Design axis_matmul2x2, start of the top module:
module axis_matmul2x2(
    input                       clk             ,
    input                       rst             ,
    input                       s_axis_tvalid   ,
    input     [31 : 0]          s_axis_tdata    ,
    input                       s_axis_tlast    ,
    output                      s_axis_tready   ,
    output                      m_axis_tvalid   ,
    output    [31 : 0]          m_axis_tdata    ,
    output                      m_axis_tlast    ,
    input                       m_axis_tready   
);
For scale: roughly 1,400 cells after synthesis, ~290 flip-flops, roughly 72 I/O pins, roughly 14,000 um^2 of cells after synthesis.
make LEC_CHECK=0 ABC_AREA=0 CAP_MARGIN=20 CELL_PAD_IN_SITES_DETAIL_PLACEMENT=2 CELL_PAD_IN_SITES_GLOBAL_PLACEMENT=1 CORE_ASPECT_RATIO=1.29 CORE_MARGIN=7 CORE_UTILIZATION=52 CTS_CLUSTER_DIAMETER=57 CTS_CLUSTER_SIZE=22 HOLD_SLACK_MARGIN=0.07 MIN_ROUTING_LAYER=met2 PLACE_DENSITY=0.47 SLEW_MARGIN=10 finish   # period 10.0 ns
run.sh (not shown) runs the stock make flow with config.mk's settings and CLKGATE_MAP_FILE=.
The first run never finished: it broke off in 4_1_cts with DPL-0033.
==> next run, changes <==
Settings changed: ABC_AREA 0 to not set, CELL_PAD_IN_SITES_DETAIL_PLACEMENT 2 to not set, CELL_PAD_IN_SITES_GLOBAL_PLACEMENT 1 to not set, CORE_ASPECT_RATIO 1.29 to not set, CORE_MARGIN 7 to 2, CORE_UTILIZATION 52 to 65, CTS_CLUSTER_DIAMETER 57 to not set, CTS_CLUSTER_SIZE 22 to not set, HOLD_SLACK_MARGIN 0.07 to not set, MIN_ROUTING_LAYER met2 to not set, PLACE_DENSITY 0.47 to not set, SLEW_MARGIN 10 to 20.
Clock period 10.0 ns to 3.98 ns, I/O delays scaled along.
After rerunning: Now the flow ran to the end with violations: setup timing; die area goes down by 28%; synthesized area stays the same; synthesized cell count is unchanged.
==> next run, changes <==
Settings changed: CORE_UTILIZATION 65 to 47, TNS_END_PERCENT set to 85.
Clock period 3.98 ns to 7.5 ns, I/O delays scaled along.
=> The changed run ran to the end with no violations. Total power went down by 47%. Clock power drops by 46%. Combinational power decreases by 50%. Final cell count is higher by 4.5%. Sequential share of layout area is higher by 0.85 points. Design area is lower by 2.6%.
==> next run, changes <==
Settings changed: CORE_UTILIZATION 47 to 58, TNS_END_PERCENT 85 to not set.
Clock period 7.5 ns to 4.11 ns, I/O delays scaled along.
The new run completed and failed the layout checks on setup timing.
Power rises by 84%.
Final area rises by 3.6%.
Area after synthesis does not change.
Wire length rises by 6.7%.
Setup slack is worse by 2.7 ns.
Clock skew falls by 0.016 ns.
==> next run, changes <==
Settings changed: CORE_UTILIZATION 58 to 66, CTS_CLUSTER_DIAMETER set to 209.
Clock period 4.11 ns to 6.24 ns, I/O delays scaled along.
The changed run finished with setup timing left.
Sequential power decreases by 34%.
Cell area decreases by 2.8%.
Power decreases by 35%.
Wire length decreases by 2.9%.
Via count barely changes.
==> next run, changes <==
Settings changed: CORE_UTILIZATION 66 to 72, CTS_CLUSTER_DIAMETER 209 to not set.
Clock period 6.24 ns to 9.59 ns, I/O delays scaled along.
What happened:
- The new run finished clean
- setup slack improves by 2.5 ns
- first-iteration DRC count grows by 20%
- die size shrinks by 8.1%

* * *

axis_matmul2x2 again, from the RTL that the note above started with.
==> flow/config.mk <==
export PLATFORM = sky130hd
export DESIGN_NAME = axis_matmul2x2
export DESIGN_NICKNAME = axis_matmul2x2
export VERILOG_FILES = /design/flow/design.v
export SDC_FILE = /design/flow/constraint.sdc
export NUM_CORES = 4
export LEC_CHECK = 0
export CAP_MARGIN = 20
export CORE_MARGIN = 2
export CORE_UTILIZATION = 40
export SLEW_MARGIN = 20
==> flow/constraint.sdc <==
create_clock -name core_clock -period 7.65 [get_ports {clk}]
set_input_delay 1.5300 -clock core_clock [delete_from_list [all_inputs] [get_ports {clk}]]
set_output_delay 1.5300 -clock core_clock [all_outputs]
set_load 0.01 [all_outputs]
Next try:
==> flow/constraint.sdc (replaced) <==
create_clock -name core_clock -period 7.16 [get_ports {clk}]
set_input_delay 1.4320 -clock core_clock [delete_from_list [all_inputs] [get_ports {clk}]]
set_output_delay 1.4320 -clock core_clock [all_outputs]
set_load 0.01 [all_outputs]
Outcome: Cell area climbs by 0.69%; area after synthesis is unchanged; register-to-register slack is worse by 0.21 ns; global-route usage stays flat; sequential power climbs by about 7%; clock skew climbs by 0.0097 ns; via count is about the same.
Next try:
--- a/flow/config.mk
+++ b/flow/config.mk
@@ -7,5 +7,7 @@
 export LEC_CHECK = 0
+export ABC_AREA = 1
 export CAP_MARGIN = 20
 export CORE_MARGIN = 2
-export CORE_UTILIZATION = 40
+export CORE_UTILIZATION = 72
+export PLACE_DENSITY = 0.79
 export SLEW_MARGIN = 20
==> flow/constraint.sdc (replaced) <==
create_clock -name core_clock -period 6.5 [get_ports {clk}]
set_input_delay 1.3000 -clock core_clock [delete_from_list [all_inputs] [get_ports {clk}]]
set_output_delay 1.3000 -clock core_clock [all_outputs]
set_load 0.01 [all_outputs]
Outcome:
- The changed run completed, yet does not pass: negative setup slack
- synthesized area decreases by 2.4%
- setup slack degrades by 0.26 ns
- wire length increases by 12%
Next try:
--- a/flow/config.mk
+++ b/flow/config.mk
@@ -11,3 +11,3 @@
 export CORE_UTILIZATION = 72
-export PLACE_DENSITY = 0.79
+export CTS_CLUSTER_SIZE = 99
 export SLEW_MARGIN = 20
==> flow/constraint.sdc (replaced) <==
create_clock -name core_clock -period 5.22 [get_ports {clk}]
set_input_delay 1.0440 -clock core_clock [delete_from_list [all_inputs] [get_ports {clk}]]
set_output_delay 1.0440 -clock core_clock [all_outputs]
set_load 0.01 [all_outputs]
Outcome: The new run finished with negative setup slack left. Die area does not change. Utilization climbs by 0.83 points. Final area grows by about 1%. Setup slack gets worse by 1.2 ns. Power climbs by 26%. Global-route usage increases by 1.4 points. Routed wire length increases by about 3.7%. Non-clock buffer count went up by 11. Clock skew barely changes. Hold slack hardly moves.
Next try:
--- a/flow/config.mk
+++ b/flow/config.mk
@@ -11,3 +11,3 @@
 export CORE_UTILIZATION = 72
-export CTS_CLUSTER_SIZE = 99
+export PLACE_DENSITY_LB_ADDON = 0.19
 export SLEW_MARGIN = 20
==> flow/constraint.sdc (replaced) <==
create_clock -name core_clock -period 4.77 [get_ports {clk}]
set_input_delay 0.9540 -clock core_clock [delete_from_list [all_inputs] [get_ports {clk}]]
set_output_delay 0.9540 -clock core_clock [all_outputs]
set_load 0.01 [all_outputs]
Effect: The changed run finished but failed the layout checks on negative setup slack. Maximum frequency hardly moves. Clock-buffer cell count goes down by 1. Wire length goes up by 1.2%. Setup slack gets worse by 0.46 ns. Cell area hardly moves. Die area stays the same. Power goes up by 8.7%. Non-clock buffer count goes up by 9. Global-route usage goes down by 0.29 points. Cell count goes up by 0.51%. Utilization stays flat.

* * *

Starting RTL as in the previous note.
clock: 10.7 ns
lec_check: 0
cap_margin: 30
cell_pad_in_sites_detail_placement: 2
cell_pad_in_sites_global_placement: 1
core_margin: 2
core_utilization: 27
cts_cluster_diameter: 307
gpl_routability_driven: 1
max_routing_layer: met4
min_routing_layer: met2
place_density_lb_addon: 0.24
setup_slack_margin: 2.55
slew_margin: 0
tns_end_percent: 95
Change:
Settings changed: CELL_PAD_IN_SITES_DETAIL_PLACEMENT 2 to default, CELL_PAD_IN_SITES_GLOBAL_PLACEMENT 1 to 0, CTS_CLUSTER_DIAMETER 307 to 340, PLACE_DENSITY from default to 0.64, PLACE_DENSITY_LB_ADDON 0.24 to default, SETUP_SLACK_MARGIN 2.55 to default, SLEW_MARGIN 0 to 30, TNS_END_PERCENT 95 to 90.
Clock period 10.7 ns to 5.07 ns, I/O delays scaled along.
=>
- The new run produced a layout that fails on setup timing
- wire length fell by 16%
- total power rose by about 100%
- global-route usage fell by 4.1 points
- critical path depth fell by 1

* * *

## v10
Starting RTL as in the previous note.
Settings: LEC_CHECK=0, CAP_MARGIN=20, CELL_PAD_IN_SITES_DETAIL_PLACEMENT=1, CELL_PAD_IN_SITES_GLOBAL_PLACEMENT=3, CORE_MARGIN=10, CORE_UTILIZATION=57, GPL_ROUTABILITY_DRIVEN=0, GPL_TIMING_DRIVEN=0, MIN_ROUTING_LAYER=met2, SLEW_MARGIN=20, TNS_END_PERCENT=85; clock period 11.8 ns.
v10 never completed; the flow aborted with a tool error in global placement without I/O.
For v12, these inputs were changed with respect to v10:
Settings: CORE_UTILIZATION now 47, was 57; GPL_TIMING_DRIVEN no longer set, was 0; PLACE_DENSITY now 0.87, previously not set.
Findings:
Comparing v12 and v10, the one run not ending clean was v10. Flow for v10 halted at global placement without I/O, error code GPL-0301. Diff v10..v12 | Yosys chip area | unchanged. v12 against v10: chip area increased 19%; vertical extent of the die +about 9%. Share of synthesized registers carrying an async set or reset: v10 vs v12 identical. Fraction of the mapped netlist area in simple logic gates: v10 vs v12 identical.
[inputs] v47 vs v12
Settings: CORE_UTILIZATION: 47 -> 42; PLACE_DENSITY: 0.87 -> unset; SLEW_MARGIN: 20 -> 40; CELL_PAD_IN_SITES_DETAIL_PLACEMENT: 1 -> 0; GPL_TIMING_DRIVEN: unset -> 1; ABC_AREA: unset -> 1; the clock period (ns, I/O delays scaled along): 11.8 -> 6.81.
- [v47 vs v12] final clock period utilization by the worst path: higher in v47
- Changes observed in v47 relative to v12: non-clock inverter instance count of the final layout increased 146, share of synthesized area occupied by flip-flops and latches moved up.
- In terms of area taken by flip-flops and latches, v47 and v12 differ only marginally.
- Comparing v12 against v47, there is no change at all in async set-reset flop share out of synthesis.
- The final reports for v47 and v12 show via count higher in the former.
Edits applied to the flow inputs when going from v47 to v9:
Settings: CORE_MARGIN now 2, was 10; TNS_END_PERCENT no longer set, was 85; GPL_TIMING_DRIVEN no longer set, was 1; CELL_PAD_IN_SITES_DETAIL_PLACEMENT no longer set, was 0; MIN_ROUTING_LAYER no longer set, was met2; CELL_PAD_IN_SITES_GLOBAL_PLACEMENT no longer set, was 3; SLEW_MARGIN now 20, was 40; CORE_UTILIZATION now 68, was 42; GPL_ROUTABILITY_DRIVEN no longer set, was 0; ABC_AREA no longer set, was 1; the clock period (ns, I/O delays scaled along) now 5.81, was 6.81.
--- outcome ---
Status v9: flow complete, layout not clean - setup timing
In v9 the first-pass GRT wire length turned out 9.1% lower than in v47.
The lower aoi/oai-family share of the synthesized area came out of v9.
Sort v9 and v47 by sum of buffers and inverters on the critical path desc -> top: v9
v9 against v47: number of nets at the end of the flow down 211; area after synthesis up 330 um2; total negative slack down 4.45 ns; fmax up 3.0%.
Compared with v47, v9 shows a higher mean instance size in the synthesized netlist.

* * *

Starting RTL as in the previous note.
clock: 8.02 ns
lec_check: 0
abc_area: 1
cap_margin: 20
cell_pad_in_sites_detail_placement: 2
cell_pad_in_sites_global_placement: 2
core_margin: 2
core_utilization: 44
cts_cluster_diameter: 118
gpl_timing_driven: 1
hold_slack_margin: 0.21
min_routing_layer: met2
place_density: 0.74
setup_slack_margin: 1.15
slew_margin: 20
Then changed:
- ABC_AREA: 1 -> default
- CELL_PAD_IN_SITES_DETAIL_PLACEMENT: 2 -> default
- CELL_PAD_IN_SITES_GLOBAL_PLACEMENT: 2 -> default
- CORE_UTILIZATION: 44 -> 10
- CTS_CLUSTER_DIAMETER: 118 -> default
- GPL_TIMING_DRIVEN: 1 -> default
- HOLD_SLACK_MARGIN: 0.21 -> default
- MIN_ROUTING_LAYER: met2 -> default
- PLACE_DENSITY: 0.74 -> default
- SETUP_SLACK_MARGIN: 1.15 -> default
- clock period: 8.02 -> 9.59 ns (I/O delays scaled with it)
Outcome:
- The new run went through all stages and came out clean
- cell area grows by 11%
- worst hold slack improved by 0.0036 ns
- synthesized area grows by 2.4%
- core utilization decreases by 40 points
- worst setup slack improves by 1.8 ns
- final cell count rises by 59%
- die size increases to 4.4 times its value
- sequential power falls by 14%
Then changed:
- CORE_UTILIZATION: 10 -> 40
- SETUP_SLACK_MARGIN: default -> 1.08
- clock period: 9.59 -> 7.16 ns (I/O delays scaled with it)
The new run completed with no timing, DRC or antenna violations; design area shrinks by 7.3%; via count shrinks by 1.1%; area after synthesis is unchanged.
Then changed:
- CORE_UTILIZATION: 40 -> 41
- SETUP_SLACK_MARGIN: 1.08 -> default
What happened: First-iteration DRC count decreases by 7.0%. Critical path depth rose by 1. Sequential cell count stays the same. Power came out lower by 4.7%. Synthesized area is unchanged. Via count barely changes. Routed wire length came out lower by 0.66%.

* * *

exp/fjord:
Starting RTL as in the previous note.
clock: 7.83 ns
lec_check: 0
cap_margin: 20
cell_pad_in_sites_global_placement: 1
core_margin: 2
core_utilization: 47
place_density: 0.87
slew_margin: 20
tns_end_percent: 85
exp/fjord closes out successfully: all stages finished, all timing, DRC and antenna checks passed.
Relative to exp/fjord, the following input files were edited for exp/juniper:
- CELL_PAD_IN_SITES_DETAIL_PLACEMENT: unset -> 1
- GPL_ROUTABILITY_DRIVEN: unset -> 0
- CORE_MARGIN: 2 -> 10
==> results <==
Against exp/fjord, exp/juniper comes in 6.4% higher on power consumption.
Post-synthesis instance area came out exactly the same in exp/juniper and exp/fjord.
Higher final critical-path setup slack was reported by exp/fjord, not exp/juniper.
The slew at the pin closest to its max-slew limit reported for exp/juniper is smaller than that of exp/fjord by 0.071 ns.
Looking at amount of wire on met3 after detailed routing, exp/juniper sits about 60% above exp/fjord.
Compared with exp/fjord, exp/juniper shows a higher tightest hold margin.
> inputs changed (exp/juniper -> exp/sierra)
- PLACE_DENSITY removed (was 0.87)
- TNS_END_PERCENT removed (was 85)
- CORE_MARGIN changed from 10 to 2
- CELL_PAD_IN_SITES_GLOBAL_PLACEMENT removed (was 1)
- GPL_ROUTABILITY_DRIVEN removed (was 0)
- CORE_UTILIZATION changed from 47 to 40
- CELL_PAD_IN_SITES_DETAIL_PLACEMENT removed (was 1)
- the clock period (ns, I/O delays scaled along) changed from 7.83 to 7.5
--- outcome ---
- Die area was higher in the run labelled exp/juniper.
- The filler cell count reported for exp/sierra is smaller than that of exp/juniper by 0.76%.
- The higher required time at the worst-slack endpoint came out of exp/juniper.
- exp/sierra gives less final clock skew than exp/juniper did.
- In exp/sierra, the area inside the core boundary came out 0.0050 mm2 above the value in exp/juniper.
- exp/sierra ran to completion and came out clean on the timing, design-rule and antenna checks.
- exp/juniper was carried through to the last stage, and its layout satisfied the timing, design-rule and antenna checks.
- Combinational cell fraction of total power came out lower on exp/sierra than on exp/juniper.
- Comparing exp/sierra and exp/juniper, post-layout worst setup margin is lower on exp/juniper.
- Any difference in static leakage between exp/sierra and exp/juniper is small enough to ignore.
- Looking at internal power consumption across exp/sierra and exp/juniper, the one that comes out lower is exp/juniper.
- Re clock power: exp/sierra and exp/juniper aren't equal, and the higher value belongs to exp/sierra.
The following lists how exp/pepper was set up differently from exp/sierra:
- PLACE_DENSITY_LB_ADDON newly set to 0.0
- CORE_UTILIZATION changed from 40 to 72
- the clock period (ns, I/O delays scaled along) changed from 7.5 to 5.76
- The final layout from exp/sierra, which completed every stage, passed the timing, design-rule and antenna checks at the end of the flow.
- exp/pepper: flow complete, layout not clean; failing: negative setup slack
- Reported for exp/sierra and exp/pepper, number of violations of the max-capacitance limit turned out identical to the last digit.
- Data arrival time of the critical path sits lower in exp/pepper than in exp/sierra.
- Fmax: exp/pepper above exp/sierra
- [compare] base=exp/sierra new=exp/pepper: final critical delay including setup and external delays moved down; power higher; clock latency reported for the late side of the worst-skew pair went up by 0.02 ns.
- Flip-flop and latch share of the layout cell area delta (exp/sierra -> exp/pepper): insignificant
- Compared with exp/sierra, exp/pepper shows a higher via count.
- Compared with exp/sierra, exp/pepper shows a worst setup margin that is 1.11 ns lower.
- Cell count, exp/sierra and exp/pepper, higher one = exp/sierra.
The following lists how exp/onyx was set up differently from exp/pepper:
- SETUP_SLACK_MARGIN newly set to -0.33
- PLACE_DENSITY_LB_ADDON removed (was 0.0)
- PLACE_DENSITY newly set to 0.73
- the clock period (ns, I/O delays scaled along) changed from 5.76 to 5.51
==> results <==
- Comparing exp/onyx with exp/pepper, the number of violations of the max-capacitance limit came out essentially unchanged.
- In terms of area inside the core boundary, exp/pepper and exp/onyx differ only marginally.
- No crash in exp/pepper: every stage finished, but the layout fails its final checks due to negative setup slack.
- Finished, but not clean: exp/onyx, with negative setup slack.
- Compared with exp/pepper, in exp/onyx clock-cell share of area increased by 0.16 points relative to the old numbers; clock-net power increased by about 8% relative to the old numbers; count of clock-buffer cells in the layout decreased by 27% relative to the old numbers; worst hold path depth closely matched the old numbers.
- Delta (exp/onyx minus exp/pepper): detailed route wirelength on metal2 higher, met3 wire length higher, number of vias per cell roughly the same.
- Summary: total wire length, exp/onyx worse than exp/pepper
Power and IR drop assume default switching activity.
